Setup of run A:
Design mainModule, start of the top module:
module mainModule(
		input clk, input reset,
		output [31:0] imem_addr, input [31:0] imem_data,
		output wb_alu_we, output [2:0] wb_alu_rd, output [31:0] wb_alu_data,
		output wb_mem_we, output [2:0] wb_mem_rd, output [7:0] wb_mem_data,
		output [3:0] flags
	);
clock: 14.0 ns
lec_check: 0
cap_margin: 5
cell_pad_in_sites_global_placement: 3
core_aspect_ratio: 1.34
core_margin: 2
core_utilization: 49
cts_cluster_diameter: 315
gpl_routability_driven: 1
min_routing_layer: met2
place_density_lb_addon: 0.29
slew_margin: 20
run.sh (not shown) runs the stock make flow with config.mk's settings and CLKGATE_MAP_FILE=.
No final results exist for run A, since it was stopped by error FLW-0024 during global placement without I/O.
Input changes introduced in run B (baseline for comparison: run A):
- removing GPL_ROUTABILITY_DRIVEN (formerly 1)
- removing MIN_ROUTING_LAYER (formerly met2)
- removing CELL_PAD_IN_SITES_GLOBAL_PLACEMENT (formerly 3)
- changing CAP_MARGIN from 5 to 20
- removing PLACE_DENSITY_LB_ADDON (formerly 0.29)
- setting SETUP_SLACK_MARGIN to 1.98 for the first time
- changing CORE_UTILIZATION from 49 to 64
- removing CTS_CLUSTER_DIAMETER (formerly 315)
- removing CORE_ASPECT_RATIO (formerly 1.34)
- changing the clock period (ns, I/O delays scaled along) from 14.0 to 7.38
==> results <==
- Run B: no failed stages, no open violations at the end
- Count of standard-cell rows came out lower on run B than on run A.
- Comparing run A against run B, there is no change at all in post-synthesis instance area.
- Run B -> run A: total cell area reported by yosys after synthesis delta 0, exact match
- Diff run A -> run B | die height | down by more than 10%
- Summary of run B over run A: number of unique standard cell types used by synthesis level; mean post-synth cell area level; total die area moved down.
- Synthesized cell count came out exactly the same in run B and run A.
- Core area improves in run B relative to run A.
[inputs] run C vs run B
- changing CORE_UTILIZATION from 64 to 70
- changing SETUP_SLACK_MARGIN from 1.98 to -0.27
- changing the clock period (ns, I/O delays scaled along) from 7.38 to 4.64
In run C the implementation completed, yet the final layout does not meet the checks, the culprit being setup timing. Run B has a higher clock network fraction of total power than run C. Run C ended with more global-route wire length before repair than run B. Lower portion of total power attributed to combinational logic goes to run B over run C. Against run B, run C comes in 0.018 ns higher on worst-case hold slack. Run B → run C: basic-gate share of the synthesized area counting and, or, nand and nor cells shows no meaningful change, actual transition at the worst max-transition pin decreased by 0.057 ns relative to the old numbers.
[inputs] run D vs run C
- changing CORE_UTILIZATION from 70 to 60
- removing SETUP_SLACK_MARGIN (formerly -0.27)
- setting PLACE_DENSITY to 0.6 for the first time
- changing the clock period (ns, I/O delays scaled along) from 4.64 to 6.5
### Flow results
- Of run D and run C, the run reporting the higher growth of design area from synthesis to finish was run C.
- Run D ends up with a post-detailed-routing wire length that is 6.3% lower than in run C.
- On run D: power density over the cells is about 27% lower than what run C gave.
- Diff run D and run C: global-route usage higher in run C
- Die height is higher on run D
- Run C vs run D, start point of the critical path: theIDStage.p2.reg_alu_rn.d2.q$_SDFFE_PP0N_ vs theMEMStage.p4.reg_mem_rd.d2.q$_SDFF_PP0_
- Est. power | run D vs run C | run D lower
- Run D | stages: all done | timing, DRC, antenna: all pass

* * *

mainModule again, from the RTL that the note above started with.
Settings: LEC_CHECK=0, CAP_MARGIN=35, CELL_PAD_IN_SITES_DETAIL_PLACEMENT=1, CELL_PAD_IN_SITES_GLOBAL_PLACEMENT=3, CORE_ASPECT_RATIO=1.07, CORE_MARGIN=2, CORE_UTILIZATION=67, CTS_CLUSTER_DIAMETER=245, CTS_CLUSTER_SIZE=19, MIN_ROUTING_LAYER=met2, PLACE_DENSITY=0.64, SLEW_MARGIN=20; clock period 10.2 ns.
The first run died in global placement without I/O (3_1_place_gp_skip_io).
Change:
ABC_AREA = 0   (was unset)
CAP_MARGIN = 20   (was 35)
CELL_PAD_IN_SITES_DETAIL_PLACEMENT = unset   (was 1)
CELL_PAD_IN_SITES_GLOBAL_PLACEMENT = 2   (was 3)
CORE_UTILIZATION = 34   (was 67)
CTS_CLUSTER_DIAMETER = unset   (was 245)
CTS_CLUSTER_SIZE = unset   (was 19)
PLACE_DENSITY = unset   (was 0.64)
clock period = 9.64 ns   (was 10.2 ns; I/O delays follow)
=> The new run ran to the end with no violations; synthesized cell count is unchanged; die size increases by 95%; area after synthesis stays the same.
Change:
ABC_AREA = unset   (was 0)
CELL_PAD_IN_SITES_GLOBAL_PLACEMENT = unset   (was 2)
CORE_ASPECT_RATIO = unset   (was 1.07)
CORE_UTILIZATION = 47   (was 34)
MIN_ROUTING_LAYER = unset   (was met2)
PLACE_DENSITY = 0.6   (was unset)
clock period = 8.25 ns   (was 9.64 ns; I/O delays follow)
The new run passed the timing, design-rule and antenna checks; setup slack gets worse by 0.52 ns; count of clock-buffer cells in the layout shrinks by 16; die size falls by 27%; combinational power is higher by about 3%; cell area goes down by 2.6%; power is higher by 5.2%; wire length goes down by 20%; cell count drops by 7.3%; hold slack is about the same; clock power shrinks by about 3%.

* * *

Starting RTL as in the previous note.
clock: 3.68 ns
lec_check: 0
cap_margin: 20
cell_pad_in_sites_global_placement: 0
core_aspect_ratio: 0.91
core_margin: 2
core_utilization: 65
cts_cluster_diameter: 33
min_routing_layer: met1
slew_margin: 20
tns_end_percent: 15
The starting point finished with negative setup slack left.
Rerun with:
- CORE_ASPECT_RATIO: 0.91 -> default
- CORE_UTILIZATION: 65 -> 67
- CTS_CLUSTER_DIAMETER: 33 -> 245
- PLACE_DENSITY: default -> 0.64
- TNS_END_PERCENT: 15 -> default
- clock period: 3.68 -> 6.96 ns (I/O delays scaled with it)
After rerunning: Now the flow passed the timing, design-rule and antenna checks; first-iteration DRC count decreases by about a fifth; final cell count is lower by roughly a tenth; die area shrinks by a few percent; design area drops by roughly a tenth; power falls by well over a third; wire length came out lower by roughly a tenth; setup slack improved by 2.8 ns; synthesized area is unchanged; maximum frequency decreases by a little under a tenth.
Rerun with:
- CORE_UTILIZATION: 67 -> 53
- TNS_END_PERCENT: default -> 15
- clock period: 6.96 -> 2.66 ns (I/O delays scaled with it)
Outcome:
- The new run finished with negative setup slack left
- count of clock-buffer cells in the layout grows by 8
- routed wire length rose by 9.3%
- die area went up by 26%
- total power goes up to 2.9 times its value
- sequential cell count does not change
- via count goes up by 4.1%
- sequential share of layout area went down by 4.8 points
Rerun with:
- CORE_UTILIZATION: 53 -> 72
- MAX_ROUTING_LAYER: default -> met4
- SETUP_SLACK_MARGIN: default -> 1.57
- TNS_END_PERCENT: 15 -> default
- clock period: 2.66 -> 5.95 ns (I/O delays scaled with it)
After rerunning: The changed run completed, yet does not pass: negative setup slack. Non-clock buffer count went down by 403. Design area went down by 10%. Clock power went down by 58%. Sequential share of layout area went up by 3.2 points. Routed wire length went down by 4.0%. Die size went down by 26%. Register-to-register slack gains 3.0 ns. Clock skew went down by 0.0079 ns.

* * *

run 1:
Starting RTL as in the previous note.
Settings: LEC_CHECK=0, CAP_MARGIN=20, CORE_MARGIN=2, CORE_UTILIZATION=72, CTS_CLUSTER_DIAMETER=373, CTS_CLUSTER_SIZE=14, PLACE_DENSITY_LB_ADDON=0.08, SETUP_SLACK_MARGIN=1.61, SLEW_MARGIN=20, TNS_END_PERCENT=5; clock period 5.61 ns.
Complete run, failing final checks: run 1, reason setup timing.
The following lists how run 2 was set up differently from run 1:
Settings: CTS_CLUSTER_SIZE: 14 -> unset; PLACE_DENSITY: unset -> 0.6; SETUP_SLACK_MARGIN: 1.61 -> unset; PLACE_DENSITY_LB_ADDON: 0.08 -> unset; TNS_END_PERCENT: 5 -> unset; CORE_UTILIZATION: 72 -> 37; CTS_CLUSTER_DIAMETER: 373 -> unset; the clock period (ns, I/O delays scaled along): 5.61 -> 11.1.
Summary of run 1 and run 2: one run falls short of a clean finish, namely run 1.
Every stage of run 1 finished as expected; the final checks, on the other hand, flagged setup timing, which means the layout fails.
Worst slack at placement, run 1 and run 2: lower on run 1
Library cell contributing the largest single delay on the critical path: or4_2 -> run 2, or4_1 -> run 1
Critical path required time is higher on run 2
Compared run 2 vs run 1, and hold slack is down in run 2.
diff inputs: run 2 => run 3
Settings: CORE_UTILIZATION: 37 -> 55; PLACE_DENSITY: 0.6 -> unset; the clock period (ns, I/O delays scaled along): 11.1 -> 4.58.
[summary]
- Run 3 finished all stages; layout check result: FAIL, due to setup timing.
- Looking at total power across run 2 and run 3, the one that comes out higher is run 3.
- Worst hold margin was higher in the run labelled run 3.
- Arrival time at the worst endpoint down 2340 ps in run 3 wrt run 2
- Looking at wire length of the first global-routing pass across both flows, run 3 is the stronger of the two, with run 2 trailing.
- Between run 2 and run 3, the die size is lower for run 3.
- Smallest setup slack after layout delta (run 3 − run 2): unfavourable
- Of run 2 and run 3, the higher synthesis-to-finish area growth belongs to run 3.
- met3 layer wire length in the routed design ended up about 2.5% higher on run 3 than on run 2.
- [run 3] critical path depth rose 1 relative to run 2
- Status: final non-filler cell total parity (run 3, run 2)
- When run 3 is set beside run 2, its non-clock buffer instance count of the final layout turns out to be about 200% larger.
[inputs] run 4 vs run 3
Settings: PLACE_DENSITY now 0.6, previously not set; CORE_UTILIZATION now 66, was 55; the clock period (ns, I/O delays scaled along) now 5.92, was 4.58.
==> comparison <==
Run 4: complete, dirty (setup timing). Run 4 ended up with a lower non-filler instance count after layout than run 3 did. Run 4 vs run 3: post-detailed-placement cell area down. Taking run 4 over run 3, the total die size ratio works out to 0.836. Post-route cell area (run 4 / run 3): 0.936. Global-route wire length before repair improves in run 4 relative to run 3. Standby leakage power of run 4 falls short of that of run 3 by a little under 10%. Per the comparison of run 4 with run 3, ratio of routed vias to standard cells +0.46, sequential share of layout area +2.1 points.

* * *

Setup of P:
Starting RTL as in the previous note.
==> flow/config.mk <==
export PLATFORM = sky130hd
export DESIGN_NAME = mainModule
export DESIGN_NICKNAME = mainModule
export VERILOG_FILES = /design/flow/design.v
export SDC_FILE = /design/flow/constraint.sdc
export NUM_CORES = 4
export LEC_CHECK = 0
export CAP_MARGIN = 35
export CELL_PAD_IN_SITES_GLOBAL_PLACEMENT = 3
export CORE_MARGIN = 2
export CORE_UTILIZATION = 67
export CTS_CLUSTER_DIAMETER = 245
export CTS_CLUSTER_SIZE = 19
export MIN_ROUTING_LAYER = met1
export PLACE_DENSITY = 0.64
export SLEW_MARGIN = 20
==> flow/constraint.sdc <==
create_clock -name core_clock -period 10.2 [get_ports {clk}]
set_input_delay 2.0400 -clock core_clock [delete_from_list [all_inputs] [get_ports {clk}]]
set_output_delay 2.0400 -clock core_clock [all_outputs]
set_load 0.01 [all_outputs]
Tool error GPL-0301 stopped P during global placement without I/O (3_1_place_gp_skip_io); no final results.
Input changes introduced in Q (baseline for comparison: P):
-- flow/config.mk --
<<< P, line 9
>>> Q, line 9
export CELL_PAD_IN_SITES_DETAIL_PLACEMENT = 2
<<< P, line 10
>>> Q, line 11
export CORE_ASPECT_RATIO = 1.07
<<< P, line 14
>>> Q, line 16
export GPL_ROUTABILITY_DRIVEN = 0
export GPL_TIMING_DRIVEN = 0
export MAX_ROUTING_LAYER = met4
<<< P, line 15
export PLACE_DENSITY = 0.64
>>> Q, line 20
export PLACE_DENSITY_LB_ADDON = 0.09
export SETUP_SLACK_MARGIN = -0.75
Findings:
- Q never completed; the flow aborted with a tool error in global placement without I/O (3_1_place_gp_skip_io).
- Per the comparison of Q with P, chip area flat; horizontal die dimension now smaller; effective utilization at floorplan down 0.17 points.
- Die extent in y went up by a few percent going from P to Q.
- Post-synthesis instance area: P vs Q identical
Here is what was changed in the inputs of R compared with Q.
-- flow/config.mk --
<<< Q, line 9
export CELL_PAD_IN_SITES_DETAIL_PLACEMENT = 2
export CELL_PAD_IN_SITES_GLOBAL_PLACEMENT = 3
export CORE_ASPECT_RATIO = 1.07
>>> R, line 9
export CELL_PAD_IN_SITES_GLOBAL_PLACEMENT = 0
<<< Q, line 16
export GPL_ROUTABILITY_DRIVEN = 0
export GPL_TIMING_DRIVEN = 0
export MAX_ROUTING_LAYER = met4
>>> R, line 14
export HOLD_SLACK_MARGIN = 0.21
<<< Q, line 20
export PLACE_DENSITY_LB_ADDON = 0.09
export SETUP_SLACK_MARGIN = -0.75
>>> R, line 16
export PLACE_DENSITY = 0.64
==> flow/constraint.sdc <==
create_clock -name core_clock -period 6.96 [get_ports {clk}]
set_input_delay 1.3920 -clock core_clock [delete_from_list [all_inputs] [get_ports {clk}]]
set_output_delay 1.3920 -clock core_clock [all_outputs]
set_load 0.01 [all_outputs]
==> results <==
- Q did not make it past global placement without I/O (3_1_place_gp_skip_io), where a tool error ended it.
- Every stage of the flow completed for R, and the final layout passed the timing, design-rule and antenna checks.
- Reported for R and Q, area after synthesis turned out identical to the last digit.
- Reported for R and Q, proportion of synthesized flip-flops having asynchronous set or reset turned out identical to the last digit.
- Number of cells in the yosys synthesis report: R vs Q identical
- Between Q and R, die outline width increased.
- From Q to R the numbers moved as follows: number of rows created at floorplan saw a decrease; die footprint closely matched the old numbers; count of library flops with an enable pin neither gained nor lost much; height of the die went down 3.3%; Yosys chip area held.
- R — floorplan-stage core utilization 0.17 points higher, Q as reference
- As far as floorplan core area is concerned, Q and R perform about the same.
Inputs modified between R and S:
-- flow/config.mk --
<<< R, line 8
export CAP_MARGIN = 35
>>> S, line 8
export CAP_MARGIN = 20
<<< R, line 11
export CORE_UTILIZATION = 67
>>> S, line 11
export CORE_UTILIZATION = 70
<<< R, line 13
export CTS_CLUSTER_SIZE = 19
export HOLD_SLACK_MARGIN = 0.21
>>> S, line 13
export HOLD_SLACK_MARGIN = -0.09
export MAX_ROUTING_LAYER = met4
<<< R, line 17
>>> S, line 17
export SETUP_SLACK_MARGIN = 0.52
==> flow/constraint.sdc <==
create_clock -name core_clock -period 4.58 [get_ports {clk}]
set_input_delay 0.9160 -clock core_clock [delete_from_list [all_inputs] [get_ports {clk}]]
set_output_delay 0.9160 -clock core_clock [all_outputs]
set_load 0.01 [all_outputs]
Findings:
Diff R and S: clock network fraction of design power lower in R. S finished all stages; however, its layout fails the closing checks, the failures being setup timing. R -> S: first-pass GRT wire length increased by a few percent. S: iteration tally of the first detailed-router pass is 4 higher than what R reported. Arrival time of the worst setup path is lower on S. Flop share of the area was higher in R than in S.
Relative to S, the following input files were edited for T:
-- flow/config.mk --
<<< S, line 8
export CAP_MARGIN = 20
>>> T, line 8
export CAP_MARGIN = 15
<<< S, line 10
>>> T, line 10
export CORE_ASPECT_RATIO = 0.9
<<< S, line 11
export CORE_UTILIZATION = 70
>>> T, line 12
export CORE_UTILIZATION = 58
<<< S, line 13
export HOLD_SLACK_MARGIN = -0.09
export MAX_ROUTING_LAYER = met4
>>> T, line 14
<<< S, line 17
export SETUP_SLACK_MARGIN = 0.52
>>> T, line 16
<<< S, line 19
>>> T, line 17
export TNS_END_PERCENT = 15
==> flow/constraint.sdc <==
create_clock -name core_clock -period 2.66 [get_ports {clk}]
set_input_delay 0.5320 -clock core_clock [delete_from_list [all_inputs] [get_ports {clk}]]
set_output_delay 0.5320 -clock core_clock [all_outputs]
set_load 0.01 [all_outputs]
[summary]
T had finished all stages when the layout checks came back failing, citing setup timing.
Vias: T below S
When T is set beside S, its internal portion of total power turns out to be 10,000 uW larger.
Total die size, S and T, higher one = T.
In the reports for S and T, the smaller instance count after placement with tap cells included belongs to S.
Power and IR drop assume default switching activity.
